==> lagoon: inputs <==
==> flow/design.v <==
`timescale 1ns / 1ps
module rotr
    #(parameter BW = 64)
    (
        input [BW - 1:0] val,     
        input [5:0] n_1,          
        input [5:0] n_2,          
        output [BW - 1:0] out
    );
    assign out = ((val >> n_1) | (val << (BW - n_1))) ^ ((val >> n_2) | (val << (BW - n_2)));
endmodule
`timescale 1ns / 1ps
module round_counter (
    input clk,               
    input load,              
    input inc,               
    output reg [3:0] dout,   
    output reg done          
);
    always @(posedge clk) begin
        if (load) begin
            dout <= 0;        
            done <= 0;
        end
        else if (inc && !done) begin
            dout <= dout + 1;        
            if (dout == 4'd11)       
                done <= 1;
        end
    end
endmodule
`timescale 1ns / 1ps
module ascon_p_serial_multiround     
     #(parameter BW = 64) (
         input clk,
         input rstn,
         input en,                        
         input en_inc,                    
         input [2:0] slice_idx,           
         input [BW-1:0] slice_in,         
         output reg [BW-1:0] slice_out,   
         output done                      
     );
    reg [BW-1:0] state [0:4];
    wire [3:0] round;
    wire [BW*5 - 1:0] next_state_w;
    always @(posedge clk or negedge rstn) begin
        if (!rstn) begin
            state[0] <= 0; state[1] <= 0; state[2] <= 0;
            state[3] <= 0; state[4] <= 0;
        end else if (en) begin
            state[slice_idx] <= slice_in;
        end 
        else if (en_inc && !done) begin
            {state[0], state[1], state[2], state[3], state[4]} <= next_state_w;
        end
    end
    wire [BW-1:0] s_rc0, s_rc1, s_rc2, s_rc3, s_rc4;
    wire [BW-1:0] s_p1_0, s_p1_1, s_p1_2, s_p1_3, s_p1_4;
    wire [BW-1:0] t0, t1, t2, t3, t4;
    wire [BW-1:0] s_p2_0, s_p2_1, s_p2_2, s_p2_3, s_p2_4;
    wire [BW-1:0] s_sub_0, s_sub_1, s_sub_2, s_sub_3, s_sub_4;
    wire [BW-1:0] s_q0, s_q1, s_q2, s_q3, s_q4;
    wire [BW-1:0] s_ld_0, s_ld_1, s_ld_2, s_ld_3, s_ld_4;
    assign s_rc0 = state[0];
    assign s_rc1 = state[1];
    assign s_rc2 = state[2] ^ {{56'd0}, (8'd240 - 8'd15 * round)};  
    assign s_rc3 = state[3];
    assign s_rc4 = state[4];
    assign s_p1_0 = s_rc0 ^ s_rc4;
    assign s_p1_4 = s_rc4 ^ s_rc3;
    assign s_p1_2 = s_rc2 ^ s_rc1;
    assign s_p1_1 = s_rc1;
    assign s_p1_3 = s_rc3;
    assign t0 = (~s_p1_0) & s_p1_1;
    assign t1 = (~s_p1_1) & s_p1_2;
    assign t2 = (~s_p1_2) & s_p1_3;
    assign t3 = (~s_p1_3) & s_p1_4;
    assign t4 = (~s_p1_4) & s_p1_0;
    assign s_p2_0 = s_p1_0 ^ t1;
    assign s_p2_1 = s_p1_1 ^ t2;
    assign s_p2_2 = s_p1_2 ^ t3;
    assign s_p2_3 = s_p1_3 ^ t4;
    assign s_p2_4 = s_p1_4 ^ t0;
    assign s_sub_1 = s_p2_1 ^ s_p2_0;
    assign s_sub_0 = s_p2_0 ^ s_p2_4;
    assign s_sub_3 = s_p2_3 ^ s_p2_2;
    assign s_sub_2 = s_p2_2 ^ {BW{1'b1}};
    assign s_sub_4 = s_p2_4;
    assign s_ld_0 = s_sub_0 ^ s_q0;
    assign s_ld_1 = s_sub_1 ^ s_q1;
    assign s_ld_2 = s_sub_2 ^ s_q2;
    assign s_ld_3 = s_sub_3 ^ s_q3;
    assign s_ld_4 = s_sub_4 ^ s_q4;
    assign next_state_w = {s_ld_0, s_ld_1, s_ld_2, s_ld_3, s_ld_4};
    reg [BW-1:0] tmp_out;
    always @(*) begin
        case (slice_idx)
            3'd0: tmp_out = state[0];
            3'd1: tmp_out = state[1];
            3'd2: tmp_out = state[2];
            3'd3: tmp_out = state[3];
            3'd4: tmp_out = state[4];
            default: tmp_out = 0;
        endcase
    end
    always @(posedge clk or negedge rstn) begin
        if (!rstn)
            slice_out <= 'd0;
        else 
            slice_out <= tmp_out;
    end
    round_counter round_ctr (
        .clk(clk),
        .load(!rstn || en),    
        .inc(en_inc),
        .dout(round),
        .done(done)
    );
    rotr ROT0(.val(s_sub_0), .n_1(19), .n_2(28), .out(s_q0));
    rotr ROT1(.val(s_sub_1), .n_1(61), .n_2(39), .out(s_q1));
    rotr ROT2(.val(s_sub_2), .n_1(1),  .n_2(6),  .out(s_q2));
    rotr ROT3(.val(s_sub_3), .n_1(10), .n_2(17), .out(s_q3));
    rotr ROT4(.val(s_sub_4), .n_1(7),  .n_2(41), .out(s_q4));
endmodule
==> flow/run.sh <==
#!/bin/bash
# the make line also repeats each setting of config.mk as NAME=value (left out here)
make -C /OpenROAD-flow-scripts/flow DESIGN_CONFIG=/design/flow/config.mk WORK_HOME=/design/flow/orfs CLKGATE_MAP_FILE= finish
==> flow/config.mk <==
export PLATFORM = sky130hd
export DESIGN_NAME = ascon_p_serial_multiround
export DESIGN_NICKNAME = ascon_p_serial_multiround
export VERILOG_FILES = /design/flow/design.v
export SDC_FILE = /design/flow/constraint.sdc
export NUM_CORES = 4
export LEC_CHECK = 0
export ABC_AREA = 1
export CAP_MARGIN = 10
export CELL_PAD_IN_SITES_DETAIL_PLACEMENT = 0
export CORE_MARGIN = 8
export CORE_UTILIZATION = 68
export CTS_CLUSTER_SIZE = 22
export GPL_TIMING_DRIVEN = 0
export HOLD_SLACK_MARGIN = 0.3
export MAX_ROUTING_LAYER = met4
export PLACE_DENSITY = 0.36
export SETUP_SLACK_MARGIN = 0.63
export SLEW_MARGIN = 20
==> flow/constraint.sdc <==
create_clock -name core_clock -period 2.55 [get_ports {clk}]
set_input_delay 0.5100 -clock core_clock [delete_from_list [all_inputs] [get_ports {clk}]]
set_output_delay 0.5100 -clock core_clock [all_outputs]
set_load 0.01 [all_outputs]
==> umber (differences from lagoon) <==
- ABC_AREA: 1 -> not set
- CAP_MARGIN: 10 -> 20
- CELL_PAD_IN_SITES_DETAIL_PLACEMENT: 0 -> not set
- CORE_MARGIN: 8 -> 2
- CTS_CLUSTER_SIZE: 22 -> not set
- GPL_TIMING_DRIVEN: 0 -> not set
- HOLD_SLACK_MARGIN: 0.3 -> not set
- MAX_ROUTING_LAYER: met4 -> not set
- PLACE_DENSITY: 0.36 -> not set
- SETUP_SLACK_MARGIN: 0.63 -> not set
==> flow/constraint.sdc (replaced) <==
create_clock -name core_clock -period 3.43 [get_ports {clk}]
set_input_delay 0.6860 -clock core_clock [delete_from_list [all_inputs] [get_ports {clk}]]
set_output_delay 0.6860 -clock core_clock [all_outputs]
set_load 0.01 [all_outputs]
==> tundra (differences from lagoon) <==
- CAP_MARGIN: 10 -> 20
- CELL_PAD_IN_SITES_DETAIL_PLACEMENT: 0 -> not set
- CORE_ASPECT_RATIO: not set -> 0.5
- CORE_MARGIN: 8 -> 2
- CORE_UTILIZATION: 68 -> 72
- CTS_CLUSTER_DIAMETER: not set -> 351
- CTS_CLUSTER_SIZE: 22 -> 96
- GPL_TIMING_DRIVEN: 0 -> not set
- HOLD_SLACK_MARGIN: 0.3 -> not set
- MAX_ROUTING_LAYER: met4 -> not set
- PLACE_DENSITY: 0.36 -> 0.4
- SETUP_SLACK_MARGIN: 0.63 -> not set
- TNS_END_PERCENT: not set -> 10
==> flow/constraint.sdc (replaced) <==
create_clock -name core_clock -period 1.6 [get_ports {clk}]
set_input_delay 0.3200 -clock core_clock [delete_from_list [all_inputs] [get_ports {clk}]]
set_output_delay 0.3200 -clock core_clock [all_outputs]
set_load 0.01 [all_outputs]
==> raven (differences from lagoon) <==
- ABC_AREA: 1 -> not set
- CAP_MARGIN: 10 -> 20
- CELL_PAD_IN_SITES_DETAIL_PLACEMENT: 0 -> not set
- CORE_MARGIN: 8 -> 2
- CORE_UTILIZATION: 68 -> 66
- CTS_CLUSTER_DIAMETER: not set -> 49
- CTS_CLUSTER_SIZE: 22 -> not set
- GPL_TIMING_DRIVEN: 0 -> not set
- HOLD_SLACK_MARGIN: 0.3 -> not set
- MAX_ROUTING_LAYER: met4 -> not set
- PLACE_DENSITY: 0.36 -> not set
- SETUP_SLACK_MARGIN: 0.63 -> not set
==> flow/constraint.sdc (replaced) <==
create_clock -name core_clock -period 3.08 [get_ports {clk}]
set_input_delay 0.6160 -clock core_clock [delete_from_list [all_inputs] [get_ports {clk}]]
set_output_delay 0.6160 -clock core_clock [all_outputs]
set_load 0.01 [all_outputs]
==> notes <==
- lagoon ended with an error in clock tree synthesis (4_1_cts) (DPL-0033). raven reached the layout checks and failed them: capacitance limit, slew limit, setup timing. umber ran to the end with violations: setup timing. tundra did not get past detailed placement (3_5_place_dp) on DPL-0038.
- Of raven and umber, raven has the higher wire length (gap 3.6%, measured against umber).
- Of raven and umber, raven has the higher non-clock buffer count (gap 97).
- Between umber and raven, the lower register-to-register slack is in raven (gap 0.30 ns).
- Synthesized cell count is the same in raven and umber.
